==> flow/design.v (excerpt) <==
module SevenSegmentALU(
    input clk, 
    input reset,
    input onesBtn, 
    input tensBtn, 
    input hundredsBtn, 
    input sign, 
    input enter, 
    output [6:0] seg,
    output [3:0] anode 
);
Size in the first run: ~1200 cells after synthesis, roughly 180 flip-flops, roughly 9200 µm² of cells after synthesis.
==> flow/config.mk <==
export PLATFORM = sky130hd
export DESIGN_NAME = SevenSegmentALU
export DESIGN_NICKNAME = SevenSegmentALU
export VERILOG_FILES = /design/flow/design.v
export SDC_FILE = /design/flow/constraint.sdc
export NUM_CORES = 4
export LEC_CHECK = 0
export ABC_AREA = 1
export CAP_MARGIN = 20
export CORE_MARGIN = 2
export CORE_UTILIZATION = 72
export CTS_CLUSTER_DIAMETER = 52
export CTS_CLUSTER_SIZE = 90
export PLACE_DENSITY_LB_ADDON = 0.14
export SETUP_SLACK_MARGIN = 1.28
export SLEW_MARGIN = 20
==> flow/constraint.sdc <==
create_clock -name core_clock -period 5.05 [get_ports {clk}]
set_input_delay 1.0100 -clock core_clock [delete_from_list [all_inputs] [get_ports {clk}]]
set_output_delay 1.0100 -clock core_clock [all_outputs]
set_load 0.01 [all_outputs]
run.sh (not shown) runs the stock make flow with config.mk's settings and CLKGATE_MAP_FILE=.
The baseline reached the layout checks and failed them: negative setup slack.
Next try:
Settings changed: ABC_AREA 1 to unset, CORE_UTILIZATION 72 to 45, CTS_CLUSTER_DIAMETER 52 to unset, CTS_CLUSTER_SIZE 90 to unset, PLACE_DENSITY_LB_ADDON 0.14 to unset, SETUP_SLACK_MARGIN 1.28 to unset.
Clock period 5.05 ns to 6.23 ns, I/O delays scaled along.
Effect: With this change the flow completed without violations; non-clock buffer count falls by 68; routed wire length is lower by well over a third; register-to-register slack improved by 1.5 ns; design area came out lower by a little under a tenth; synthesized area went down slightly; first-iteration DRC count falls by well over a third; worst hold slack stays flat; final cell count came out lower by roughly a tenth; sequential power falls by about a fifth.
Next try:
Settings changed: CORE_UTILIZATION 45 to 40.
Clock period 6.23 ns to 10.0 ns, I/O delays scaled along.
Design area hardly moves.
Sequential share of layout area stays flat.
Final cell count rose by 1.0%.
Die area went up by 12%.
Next try:
Clock period 10.0 ns to 6.23 ns, I/O delays scaled along.
=> Wire length rises by 0.38%. Sequential power went up by about 60%. Final cell count stays the same. Count of clock-buffer cells in the layout came out higher by 2. Non-clock buffer count stays the same. Worst setup slack degrades by 3.4 ns. Cell area stays flat. Sequential share of layout area barely changes. Power rises by 63%. Die size stays the same.


Starting RTL as in the previous note.
Settings: LEC_CHECK=0, ABC_AREA=1, CAP_MARGIN=5, CELL_PAD_IN_SITES_GLOBAL_PLACEMENT=2, CORE_ASPECT_RATIO=1.21, CORE_MARGIN=2, CORE_UTILIZATION=30, CTS_CLUSTER_DIAMETER=305, CTS_CLUSTER_SIZE=41, GPL_TIMING_DRIVEN=1, HOLD_SLACK_MARGIN=0.08, PLACE_DENSITY_LB_ADDON=0.1, SLEW_MARGIN=0, TNS_END_PERCENT=95; clock period 3.65 ns.
The baseline finished with negative setup slack left.
Edit:
- ABC_AREA: 1 -> 0
- CAP_MARGIN: 5 -> 20
- CELL_PAD_IN_SITES_GLOBAL_PLACEMENT: 2 -> 0
- CORE_UTILIZATION: 30 -> 72
- CTS_CLUSTER_DIAMETER: 305 -> default
- HOLD_SLACK_MARGIN: 0.08 -> default
- PLACE_DENSITY_LB_ADDON: 0.1 -> default
- SETUP_SLACK_MARGIN: default -> 1.03
- SLEW_MARGIN: 0 -> 20
- clock period: 3.65 -> 3.9 ns (I/O delays scaled with it)
Effect: The changed run produced a layout that fails on negative setup slack; via count rose by a few percent; die size fell by well over a third; register-to-register slack got worse by 410 ps; cell count fell by a quarter to a third; design area fell by a few percent; worst setup slack got worse by 410 ps; core utilization rose by 51 points; total power fell by a few percent.
Edit:
- ABC_AREA: 0 -> 1
- CTS_CLUSTER_DIAMETER: default -> 378
- PLACE_DENSITY_LB_ADDON: default -> 0.16
- SETUP_SLACK_MARGIN: 1.03 -> 1.13
- SLEW_MARGIN: 20 -> 0
Outcome:
- The changed run completed and failed the layout checks on negative setup slack
- fmax came out lower by a few percent
- non-clock buffer count came out higher by 5
- sequential share of layout area came out lower by 0.88 points
- sequential cell count is unchanged
- routed wire length came out higher by a quarter to a third
- critical path depth came out higher by 5
- register-to-register slack is worse by 260 ps
- via count came out higher by about a fifth
- die size came out higher slightly
Edit:
- CELL_PAD_IN_SITES_GLOBAL_PLACEMENT: 0 -> default
- CORE_ASPECT_RATIO: 1.21 -> default
- CORE_UTILIZATION: 72 -> 60
- CTS_CLUSTER_DIAMETER: 378 -> default
- CTS_CLUSTER_SIZE: 41 -> default
- GPL_TIMING_DRIVEN: 1 -> default
- PLACE_DENSITY_LB_ADDON: 0.16 -> default
- SETUP_SLACK_MARGIN: 1.13 -> default
- SLEW_MARGIN: 0 -> 20
- TNS_END_PERCENT: 95 -> default
- clock period: 3.9 -> 11.3 ns (I/O delays scaled with it)
Effect: With this change the flow completed without violations. Worst setup slack improved by 7400 ps. Core utilization fell by 24 points. Wire length fell by 39%. Power fell by 67%.


Starting RTL as in the previous note.
==> flow/design.v (excerpt) <==
module SevenSegmentALU(
    input clk, 
    input reset,
    input onesBtn, 
    input tensBtn, 
    input hundredsBtn, 
    input sign, 
    input enter, 
    output [6:0] seg,
    output [3:0] anode 
);
clock: 3.65 ns
lec_check: 0
abc_area: 1
cap_margin: 5
cell_pad_in_sites_global_placement: 2
core_aspect_ratio: 1.21
core_margin: 5
core_utilization: 30
cts_cluster_diameter: 305
cts_cluster_size: 37
gpl_timing_driven: 0
place_density: 0.78
slew_margin: 5
tns_end_percent: 95
The baseline produced a layout that fails on setup timing.
Then changed:
Settings changed: ABC_AREA 1 to not set, CAP_MARGIN 5 to 20, CELL_PAD_IN_SITES_GLOBAL_PLACEMENT 2 to not set, CORE_ASPECT_RATIO 1.21 to not set, CORE_MARGIN 5 to 2, CORE_UTILIZATION 30 to 19, CTS_CLUSTER_DIAMETER 305 to not set, CTS_CLUSTER_SIZE 37 to not set, GPL_TIMING_DRIVEN 0 to not set, PLACE_DENSITY 0.78 to not set, SLEW_MARGIN 5 to 20, TNS_END_PERCENT 95 to not set.
Clock period 3.65 ns to 11.3 ns, I/O delays scaled along.
=> This time the run completed without violations. Clock skew barely changes. Final area falls by a few percent. Maximum frequency decreases by a quarter to a third.


build 79:
Starting RTL as in the previous note.
Design SevenSegmentALU, start of the top module:
module SevenSegmentALU(
    input clk, 
    input reset,
    input onesBtn, 
    input tensBtn, 
    input hundredsBtn, 
    input sign, 
    input enter, 
    output [6:0] seg,
    output [3:0] anode 
);
    parameter DEBOUNCE_CLKS = 1000;
    wire resetPulse;
    systemResetHandler #(.DEBOUNCE_CLKS(DEBOUNCE_CLKS)) resetHandlerInstance (
        .clk(clk),
        .reset(reset),
        .resetPulse(resetPulse)
    );
    wire onesBtnPulse;
    buttonSyncPulse #(.DEBOUNCE_CLKS(DEBOUNCE_CLKS)) onesBtnGen (
        .clk(clk),
        .resetPulse(resetPulse), 
        .button(onesBtn),
        .buttonPulse(onesBtnPulse)
    );
    wire tensBtnPulse;
    buttonSyncPulse #(.DEBOUNCE_CLKS(DEBOUNCE_CLKS)) tensBtnGen (
        .clk(clk),
        .resetPulse(resetPulse), 
        .button(tensBtn),
        .buttonPulse(tensBtnPulse)
    );
    wire hundredsBtnPulse;
    buttonSyncPulse #(.DEBOUNCE_CLKS(DEBOUNCE_CLKS)) hundredsBtnGen (
        .clk(clk),
        .resetPulse(resetPulse), 
        .button(hundredsBtn),
        .buttonPulse(hundredsBtnPulse)
    );
    wire signPulse;
    buttonSyncPulse #(.DEBOUNCE_CLKS(DEBOUNCE_CLKS)) signBtnGen (
        .clk(clk),
        .resetPulse(resetPulse), 
        .button(sign),
        .buttonPulse(signPulse)
    );
    wire enterPulse;
  ...
clock: 10.0 ns
lec_check: 0
abc_area: 1
cap_margin: 10
cell_pad_in_sites_global_placement: 1
core_margin: 2
core_utilization: 71
cts_cluster_diameter: 237
gpl_timing_driven: 0
slew_margin: 20
tns_end_percent: 65
Build 79 got as far as global placement without I/O (3_1_place_gp_skip_io), where a tool error ended the run.
## Diff of input files: build 95 against build 79
- removing CELL_PAD_IN_SITES_GLOBAL_PLACEMENT (formerly 1)
- changing CTS_CLUSTER_DIAMETER from 237 to 373
- changing SLEW_MARGIN from 20 to 30
- changing TNS_END_PERCENT from 65 to 35
- setting CTS_CLUSTER_SIZE to 99 for the first time
- removing GPL_TIMING_DRIVEN (formerly 0)
- changing CAP_MARGIN from 10 to 20
- changing CORE_UTILIZATION from 71 to 40
- setting HOLD_SLACK_MARGIN to -0.1 for the first time
==> comparison <==
- Build 95 reached the end of the flow, and the finished layout is clean on the timing, design-rule and antenna checks.
- Netlist area before placement: build 95 vs build 79 identical
- Compared with build 79, in build 95 starting density of the core went down; die height went up; chip width went up.
- Diff build 79..build 95 | synthesized-area fraction occupied by ao, oa, aoi and oai cells | unchanged
- Relative to build 79, chip area has increased by about 74% in build 95.
The following lists how build 41 was set up differently from build 95:
- CTS_CLUSTER_SIZE removed (was 99)
- HOLD_SLACK_MARGIN removed (was -0.1)
- CTS_CLUSTER_DIAMETER removed (was 373)
- ABC_AREA removed (was 1)
- SLEW_MARGIN changed from 30 to 20
- CELL_PAD_IN_SITES_GLOBAL_PLACEMENT newly set to 3
[summary]
The synthesized cell count number comes out lower for build 41 vs build 95. Detail-routed via count per cell in build 41 is 0.099 above build 95. What build 95 reported for sum of routed wire length over all layers has to be multiplied by 1.09 to get the figure for build 41. Post-route cell area ended up about 0.8% lower on build 41 than on build 95. Final clock period utilization by the worst path in build 41 vs build 95: up 7.2 points. Diff build 41..build 95 | utilization | negligible.
Here is what was changed in the inputs of build 93 compared with build 41.
- setting ABC_AREA to 1 for the first time
- changing SLEW_MARGIN from 20 to 35
- setting GPL_ROUTABILITY_DRIVEN to 1 for the first time
- changing CORE_MARGIN from 2 to 7
- changing CELL_PAD_IN_SITES_GLOBAL_PLACEMENT from 3 to 2
- setting CTS_CLUSTER_SIZE to 43 for the first time
- changing CAP_MARGIN from 20 to 30
- setting MIN_ROUTING_LAYER to met2 for the first time
- setting CELL_PAD_IN_SITES_DETAIL_PLACEMENT to 2 for the first time
- setting SETUP_SLACK_MARGIN to 0.7 for the first time
- setting HOLD_SLACK_MARGIN to 0.28 for the first time
- setting GPL_TIMING_DRIVEN to 0 for the first time
Results
Looking at routed wire length, build 93 sits above build 41.
Taking build 41 as the reference point, the register share of the cell area of build 93 falls by 0.59 points.
Overall power consumption: build 93 < build 41
Build 93 vs build 41 on clock share of power: build 93 is the lower one.
Total track usage up 14 points in build 93 wrt build 41
Lower post-synthesis net count among build 93 and build 41: build 41
Detail-routed via count per cell, build 93 and build 41, lower one = build 41.
Looking at final worst setup slack, build 93 sits 0.33 ns higher than build 41 does.
In the reports for build 93 and build 41, the smaller synthesized area belongs to build 41.


Starting RTL as in the previous note.
export LEC_CHECK = 0
export ABC_AREA = 1
export CAP_MARGIN = 20
export CORE_ASPECT_RATIO = 1.46
export CORE_MARGIN = 2
export CORE_UTILIZATION = 72
export CTS_CLUSTER_DIAMETER = 399
export CTS_CLUSTER_SIZE = 98
export HOLD_SLACK_MARGIN = 0.28
export PLACE_DENSITY = 0.37
export SLEW_MARGIN = 20
export TNS_END_PERCENT = 10
create_clock -name core_clock -period 3.59 [get_ports {clk}]
The starting point ran to the end with violations: negative setup slack.
==> next run, changes <==
CORE_ASPECT_RATIO = default   (was 1.46)
CTS_CLUSTER_DIAMETER = 211   (was 399)
CTS_CLUSTER_SIZE = 100   (was 98)
HOLD_SLACK_MARGIN = default   (was 0.28)
PLACE_DENSITY = default   (was 0.37)
TNS_END_PERCENT = default   (was 10)
clock period = 6.93 ns   (was 3.59 ns; I/O delays follow)
Outcome:
- The changed run finished with timing, DRC and antenna clean
- wire length came out lower by roughly a tenth
- core utilization decreases by 7.6 points
- cell count is lower by a few percent
- worst hold slack gets worse by 0.0033 ns
- final area is lower by a little under a tenth
==> next run, changes <==
CORE_UTILIZATION = 70   (was 72)
CTS_CLUSTER_DIAMETER = default   (was 211)
CTS_CLUSTER_SIZE = default   (was 100)
PLACE_DENSITY_LB_ADDON = 0.14   (was default)
clock period = 3.97 ns   (was 6.93 ns; I/O delays follow)
Effect: This time the run produced a layout that fails on negative setup slack. Die size goes up by about 2.8%. Worst setup slack loses 2.2 ns. Count of clock-buffer cells in the layout came out higher by 1. Area after synthesis stays the same. Final area increases by 9.9%. Utilization went up by 6.9 points. Via count rose by 15%. Routed wire length goes up by about 30%. Critical path depth grows by 1. Global-route usage climbs by 4.5 points.
==> next run, changes <==
CORE_UTILIZATION = 72   (was 70)
PLACE_DENSITY = 0.35   (was default)
PLACE_DENSITY_LB_ADDON = default   (was 0.14)
clock period = 4.17 ns   (was 3.97 ns; I/O delays follow)
What happened: The changed run ran to the end with violations: negative setup slack. Cell area is higher by 2.8%. First-iteration DRC count is higher by about 120%. Synthesized cell count is unchanged. Setup slack gets worse by 0.96 ns. Non-clock buffer count is higher by 16. Final cell count is higher by about 1.1%. Hold slack gets better by 0.0047 ns. Register-to-register slack gets worse by 0.96 ns.


Starting RTL as in the previous note.
## SevenSegmentALU
module SevenSegmentALU(
    input clk, 
    input reset,
    input onesBtn, 
    input tensBtn, 
    input hundredsBtn, 
    input sign, 
    input enter, 
    output [6:0] seg,
    output [3:0] anode 
);
export LEC_CHECK = 0
export CAP_MARGIN = 20
export CORE_MARGIN = 2
export CORE_UTILIZATION = 69
export PLACE_DENSITY = 0.66
export SLEW_MARGIN = 20
create_clock -name core_clock -period 6.81 [get_ports {clk}]
Rerun with:
- ABC_AREA: unset -> 1
- CORE_UTILIZATION: 69 -> 57
- CTS_CLUSTER_SIZE: unset -> 100
- PLACE_DENSITY: 0.66 -> unset
- clock period: 6.81 -> 4.87 ns (I/O delays scaled with it)
=>
- worst setup slack got worse by 0.88 ns
- routed wire length came out higher by 4.1%
- worst hold slack hardly moves
- global-route usage came out lower by 5.4 points
- power came out higher by 39%
- non-clock buffer count came out higher by 35
- sequential share of layout area came out lower by 2.3 points
- final area came out higher by 7.4%
- area after synthesis came out higher by about 1%
- sequential cell count is unchanged
- clock-buffer cell count came out lower by 1
Rerun with:
- ABC_AREA: 1 -> unset
- CORE_UTILIZATION: 57 -> 71
- CTS_CLUSTER_SIZE: 100 -> unset
- PLACE_DENSITY: unset -> 0.66
- clock period: 4.87 -> 6.65 ns (I/O delays scaled with it)
After rerunning: Power drops by about 24%; synthesized cell count drops by 14%; critical path depth drops by 11; wire length drops by about 4%; design area drops by about 6.6%; first-iteration DRC count climbs by 23%; core utilization climbs by 12 points; global-route usage climbs by 5.7 points; area after synthesis drops by 1.0%; non-clock buffer count drops by 35.
Rerun with:
- CORE_UTILIZATION: 71 -> 58
- PLACE_DENSITY: 0.66 -> unset
- clock period: 6.65 -> 4.7 ns (I/O delays scaled with it)
Outcome:
- The changed run ran to the end with violations: setup timing
- total power climbs by 39%
- worst setup slack got worse by 1.2 ns
- routed wire length climbs by 5.2%
- cell area climbs by 9.1%
- via count climbs by 1.8%


Starting RTL as in the previous note.
Design SevenSegmentALU, start of the top module:
module SevenSegmentALU(
    input clk, 
    input reset,
    input onesBtn, 
    input tensBtn, 
    input hundredsBtn, 
    input sign, 
    input enter, 
    output [6:0] seg,
    output [3:0] anode 
);
    parameter DEBOUNCE_CLKS = 1000;
    wire resetPulse;
    systemResetHandler #(.DEBOUNCE_CLKS(DEBOUNCE_CLKS)) resetHandlerInstance (
        .clk(clk),
        .reset(reset),
        .resetPulse(resetPulse)
    );
    wire onesBtnPulse;
    buttonSyncPulse #(.DEBOUNCE_CLKS(DEBOUNCE_CLKS)) onesBtnGen (
        .clk(clk),
        .resetPulse(resetPulse), 
        .button(onesBtn),
        .buttonPulse(onesBtnPulse)
    );
    wire tensBtnPulse;
    buttonSyncPulse #(.DEBOUNCE_CLKS(DEBOUNCE_CLKS)) tensBtnGen (
        .clk(clk),
        .resetPulse(resetPulse), 
        .button(tensBtn),
        .buttonPulse(tensBtnPulse)
    );
    wire hundredsBtnPulse;
    buttonSyncPulse #(.DEBOUNCE_CLKS(DEBOUNCE_CLKS)) hundredsBtnGen (
        .clk(clk),
        .resetPulse(resetPulse), 
        .button(hundredsBtn),
        .buttonPulse(hundredsBtnPulse)
    );
    wire signPulse;
    buttonSyncPulse #(.DEBOUNCE_CLKS(DEBOUNCE_CLKS)) signBtnGen (
        .clk(clk),
        .resetPulse(resetPulse), 
        .button(sign),
        .buttonPulse(signPulse)
    );
    wire enterPulse;
    buttonSyncPulse #(.DEBOUNCE_CLKS(DEBOUNCE_CLKS)) enterBtnGen (
        .clk(clk),
        .resetPulse(resetPulse), 
        .button(enter),
        .buttonPulse(enterPulse)
    );
    reg [3:0] bcdOnes;
    reg [3:0] bcdTens;
    reg [3:0] bcdHundreds;
    reg [3:0] bcdThousands;
    wire numberOn; 
    wire finished; 
    reg [15:0] firstNumber;
    reg [15:0] secondNumber;
    reg [15:0] sum;
    reg [16:0] carry;
    reg [2:0] state;
    localparam STATE_INPUT_1        = 3'd0;
    localparam STATE_WAIT_1         = 3'd1;
    localparam STATE_INPUT_2        = 3'd2;
    localparam STATE_WAIT_2         = 3'd3;
    localparam STATE_CALC           = 3'd4;
    localparam STATE_UPDATE_DISPLAY = 3'd5;
    localparam STATE_DONE           = 3'd6;
    assign numberOn = (state == STATE_INPUT_2);
    assign finished = (state == STATE_DONE);
    wire [3:0] firstNumberThousandsVal  = firstNumber[15:12];
  ...
clock: 10.0 ns
lec_check: 0
abc_area: 1
cap_margin: 10
cell_pad_in_sites_global_placement: 1
core_aspect_ratio: 0.5
core_margin: 2
core_utilization: 54
cts_cluster_diameter: 237
cts_cluster_size: 18
gpl_timing_driven: 0
hold_slack_margin: -0.01
place_density: 0.55
setup_slack_margin: 2.37
slew_margin: 25
tns_end_percent: 65
Change:
Settings changed: ABC_AREA 1 to 0, CAP_MARGIN 10 to 20, CELL_PAD_IN_SITES_GLOBAL_PLACEMENT 1 to not set, CORE_ASPECT_RATIO 0.5 to not set, CORE_UTILIZATION 54 to 15, CTS_CLUSTER_DIAMETER 237 to 373, CTS_CLUSTER_SIZE 18 to 99, GPL_TIMING_DRIVEN 0 to not set, HOLD_SLACK_MARGIN -0.01 to -0.1, PLACE_DENSITY 0.55 to 0.88, SETUP_SLACK_MARGIN 2.37 to not set, SLEW_MARGIN 25 to 30, TNS_END_PERCENT 65 to 35.
What happened: Area after synthesis drops by 1.0%. Critical path depth shrinks by 6. Flip-flop count is unchanged. Via count came out lower by 8.3%. Clock skew barely changes. Synthesized cell count falls by 14%. Setup slack loses 0.67 ns. Cell area climbs by 4.7%. Total power climbs by 0.88%. Cell count goes up by 23%.
Change:
Settings changed: ABC_AREA 0 to not set, CELL_PAD_IN_SITES_GLOBAL_PLACEMENT set to 1, CORE_UTILIZATION 15 to 40, CTS_CLUSTER_DIAMETER 373 to 237, CTS_CLUSTER_SIZE 99 to not set, HOLD_SLACK_MARGIN -0.1 to -0.08, PLACE_DENSITY 0.88 to not set, SLEW_MARGIN 30 to 20, TNS_END_PERCENT 35 to not set.
Outcome:
- synthesized area does not change
- sequential cell count stays the same
- clock skew rose by 0.0047 ns
- sequential power stays flat
Change:
Settings changed: CELL_PAD_IN_SITES_GLOBAL_PLACEMENT 1 to not set, CORE_MARGIN 2 to 9, HOLD_SLACK_MARGIN -0.08 to not set.
What happened: The new run ran to the end with no violations; total power shrinks by 1.8%; hold slack improved by 0.0036 ns; worst setup slack improved by 0.13 ns; utilization goes up by 0.74 points; synthesized area does not change; clock power came out lower by 3.8%.
Change:
Settings changed: CELL_PAD_IN_SITES_GLOBAL_PLACEMENT set to 3, CORE_MARGIN 9 to 4, CTS_CLUSTER_DIAMETER 237 to not set, GPL_ROUTABILITY_DRIVEN set to 0, GPL_TIMING_DRIVEN set to 0, HOLD_SLACK_MARGIN set to 0.17, SLEW_MARGIN 20 to 35, TNS_END_PERCENT set to 35.
Global-route usage climbs by 3.6 points.
Count of clock-buffer cells in the layout rises by 3.
Clock power falls by 3.4%.
Via count came out lower by 0.63%.
Power fell by 1.6%.
Cell count is higher by 2.4%.
Critical path depth increases by 2.
Die area came out lower by 11%.
Core utilization rose by 0.33 points.
Maximum frequency decreases by 2.6%.
Power and IR drop assume default switching activity.
